==> inputs of job 855 <==
## RISC
module RISC (destinoWrWB,escribir,PCsrc,result,PCoutMEM,NReset,clk,alu_outMEM,WriteDataInMEM,datoMemOut,InstruccionIn,PCinIF,MemWriteInMEM);
Settings: LEC_CHECK=0, CAP_MARGIN=30, CELL_PAD_IN_SITES_DETAIL_PLACEMENT=0, CORE_MARGIN=2, CORE_UTILIZATION=72, CTS_CLUSTER_DIAMETER=365, CTS_CLUSTER_SIZE=13, GPL_ROUTABILITY_DRIVEN=0, MAX_ROUTING_LAYER=met5, MIN_ROUTING_LAYER=met1, PLACE_DENSITY_LB_ADDON=0.04, SETUP_SLACK_MARGIN=-0.38, SLEW_MARGIN=35; clock period 3.99 ns.
run.sh (not shown) runs the stock make flow with config.mk's settings and CLKGATE_MAP_FILE=.
==> inputs of job 1950, as changes to job 855 <==
- CAP_MARGIN: 30 -> 20
- CELL_PAD_IN_SITES_DETAIL_PLACEMENT: 0 -> not set
- CORE_UTILIZATION: 72 -> 40
- CTS_CLUSTER_DIAMETER: 365 -> not set
- CTS_CLUSTER_SIZE: 13 -> not set
- GPL_ROUTABILITY_DRIVEN: 0 -> not set
- MAX_ROUTING_LAYER: met5 -> not set
- MIN_ROUTING_LAYER: met1 -> not set
- PLACE_DENSITY_LB_ADDON: 0.04 -> not set
- SETUP_SLACK_MARGIN: -0.38 -> not set
- SLEW_MARGIN: 35 -> 20
==> flow/constraint.sdc (replaced) <==
create_clock -name core_clock -period 8.0 [get_ports {clk}]
set_input_delay 1.6000 -clock core_clock [delete_from_list [all_inputs] [get_ports {clk}]]
set_output_delay 1.6000 -clock core_clock [all_outputs]
set_load 0.01 [all_outputs]
==> inputs of job 7344, as changes to job 855 <==
- CAP_MARGIN: 30 -> 20
- CELL_PAD_IN_SITES_DETAIL_PLACEMENT: 0 -> not set
- CORE_UTILIZATION: 72 -> 56
- CTS_CLUSTER_DIAMETER: 365 -> not set
- CTS_CLUSTER_SIZE: 13 -> not set
- GPL_ROUTABILITY_DRIVEN: 0 -> not set
- MAX_ROUTING_LAYER: met5 -> not set
- MIN_ROUTING_LAYER: met1 -> not set
- PLACE_DENSITY_LB_ADDON: 0.04 -> not set
- SETUP_SLACK_MARGIN: -0.38 -> not set
- SLEW_MARGIN: 35 -> 20
==> flow/constraint.sdc (replaced) <==
create_clock -name core_clock -period 3.82 [get_ports {clk}]
set_input_delay 0.7640 -clock core_clock [delete_from_list [all_inputs] [get_ports {clk}]]
set_output_delay 0.7640 -clock core_clock [all_outputs]
set_load 0.01 [all_outputs]
==> run notes <==
fresh numbers from the pnr run: Fillers 8912, endpoints failing setup 16, combinational power 0.0167 W, min-delay worst type reg -> reg, PD cells 673 nW/um2, status failed layout checks, Hold Worst Slack 0.341 ns, crit path DRT 4.48 ns, Tap Cells 1524, violated checks negative setup slack, relative slew slack 0.274, Inserted Diodes 6, setup slack after layout -1.44 ns
# the run above: job 7344

==> run notes <==
fresh numbers from the pnr run: status finished clean, crit path to regzero_EXtoMEM.r$_DFF_PN0_, DRT met1 WL 91500 um, Hold Worst Slack 0.337 ns, setup slack after layout 1.49 ns, crit path DRT 8.67 ns, Ys Warns 9, relative slew slack 0.225, endpoints failing setup 0, Cell Count, Final, Fillers Out 8623, Tap Cells 2189, Worst Skew 0.0253 ns, min-delay worst type reg -> reg, PD cells 331 nW/um2, combinational power 0.00711 W
# the run above: job 1950

==> run notes <==
fresh numbers from the pnr run: status failed layout checks, violated checks negative setup slack, combinational power 0.0161 W, placed cells 7686, setup slack after layout -1.32 ns, min-delay worst type in -> async, Tap Cells 1186, Hold Worst Slack 0.0136 ns, Fillers 4858, Final HPWL DP 133000 um, crit path DRT 4.62 ns, Inserted Diodes 4, endpoints failing setup 14, PD cells 625 nW/um2
# the run above: job 855


---

==> 11-15 <==
RISC again, from the RTL that the note above started with.
clock: 6.76 ns
lec_check: 0
abc_area: 1
cap_margin: 20
core_margin: 2
core_utilization: 72
cts_cluster_diameter: 236
cts_cluster_size: 15
hold_slack_margin: -0.09
place_density: 0.37
slew_margin: 20
tns_end_percent: 5
==> inputs of 12-22, as changes to 11-15 <==
==> flow/config.mk (replaced) <==
export PLATFORM = sky130hd
export DESIGN_NAME = RISC
export DESIGN_NICKNAME = RISC
export VERILOG_FILES = /design/flow/design.v
export SDC_FILE = /design/flow/constraint.sdc
export NUM_CORES = 4
export LEC_CHECK = 0
export CAP_MARGIN = 30
export CELL_PAD_IN_SITES_DETAIL_PLACEMENT = 0
export CORE_MARGIN = 2
export CORE_UTILIZATION = 72
export CTS_CLUSTER_DIAMETER = 365
export CTS_CLUSTER_SIZE = 13
export GPL_ROUTABILITY_DRIVEN = 0
export MAX_ROUTING_LAYER = met5
export MIN_ROUTING_LAYER = met1
export PLACE_DENSITY_LB_ADDON = 0.03
export SETUP_SLACK_MARGIN = 0.71
export SLEW_MARGIN = 35
export TNS_END_PERCENT = 5
==> flow/constraint.sdc (replaced) <==
create_clock -name core_clock -period 4.9 [get_ports {clk}]
set_input_delay 0.9800 -clock core_clock [delete_from_list [all_inputs] [get_ports {clk}]]
set_output_delay 0.9800 -clock core_clock [all_outputs]
set_load 0.01 [all_outputs]
==> inputs of 04-05, as changes to 11-15 <==
==> flow/config.mk (replaced) <==
export PLATFORM = sky130hd
export DESIGN_NAME = RISC
export DESIGN_NICKNAME = RISC
export VERILOG_FILES = /design/flow/design.v
export SDC_FILE = /design/flow/constraint.sdc
export NUM_CORES = 4
export LEC_CHECK = 0
export CAP_MARGIN = 20
export CORE_MARGIN = 2
export CORE_UTILIZATION = 52
export SLEW_MARGIN = 20
==> flow/constraint.sdc (replaced) <==
create_clock -name core_clock -period 3.79 [get_ports {clk}]
set_input_delay 0.7580 -clock core_clock [delete_from_list [all_inputs] [get_ports {clk}]]
set_output_delay 0.7580 -clock core_clock [all_outputs]
set_load 0.01 [all_outputs]
==> qor summary <==
Horizontal die dimension: 11-15 319.4 um; 12-22 306.9 um; 04-05 360.4 um
Post-route core utilization: 11-15 0.7866; 12-22 0.8286; 04-05 0.6387
Flop area: 11-15 0.03623 sq mm; 12-22 0.03624 sq mm; 04-05 0.03624 sq mm
Yosys cell types: 11-15 61; 12-22 81; 04-05 81
Hold Crit Class: 11-15 reg -> reg; 12-22 in -> async; 04-05 reg -> reg
Seq share, synth: 11-15 0.5058; 12-22 0.5486; 04-05 0.5486
Iteration count of the initial detailed-routing pass: 11-15 13; 12-22 9; 04-05 6
Average wire per standard cell: 11-15 25.95 um; 12-22 26.29 um; 04-05 24.75 um
Run status: 11-15 timing/DRC/antenna clean; 12-22 failed layout checks; 04-05 failed layout checks
Violated checks: 11-15 -; 12-22 setup timing; 04-05 setup timing
Topmost layer with routed signal wires: 11-15 met5; 12-22 met5; 04-05 met4
Clock-pin slew on the worst setup and hold paths: 11-15 90 ps; 12-22 70 ps; 04-05 70 ps
Final Cell Area: 11-15 0.07753 sq mm; 12-22 0.07561 sq mm; 04-05 0.08041 sq mm
Inverter count of the layout excluding clock inverters: 11-15 1307; 12-22 155; 04-05 155
Internal Pwr Total: 11-15 15380 uW; 12-22 25410 uW; 04-05 36490 uW
Comb/total area: 11-15 0.3679; 12-22 0.3761; 04-05 0.3558
Total number of vias: 11-15 68420; 12-22 52300; 04-05 50150
Worst slew pin tran: 11-15 1222 ps; 12-22 993.1 ps; 04-05 1094 ps
Cell Pwr Density: 11-15 313.2 mW/mm^2; 12-22 513.8 mW/mm^2; 04-05 678.7 mW/mm^2
Setup fix buffers added after clock tree synthesis: 11-15 0; 12-22 1; 04-05 28
Area overhead of the layout relative to synthesis: 11-15 8.241%; 12-22 14.48%; 04-05 21.76%
Worst slack at placement: 11-15 1463 ps; 12-22 -323.4 ps; 04-05 -1663 ps
Antenna cell count: 11-15 15; 12-22 5; 04-05 6
Power figures rest on the tool's default switching activity, not on a simulated workload.
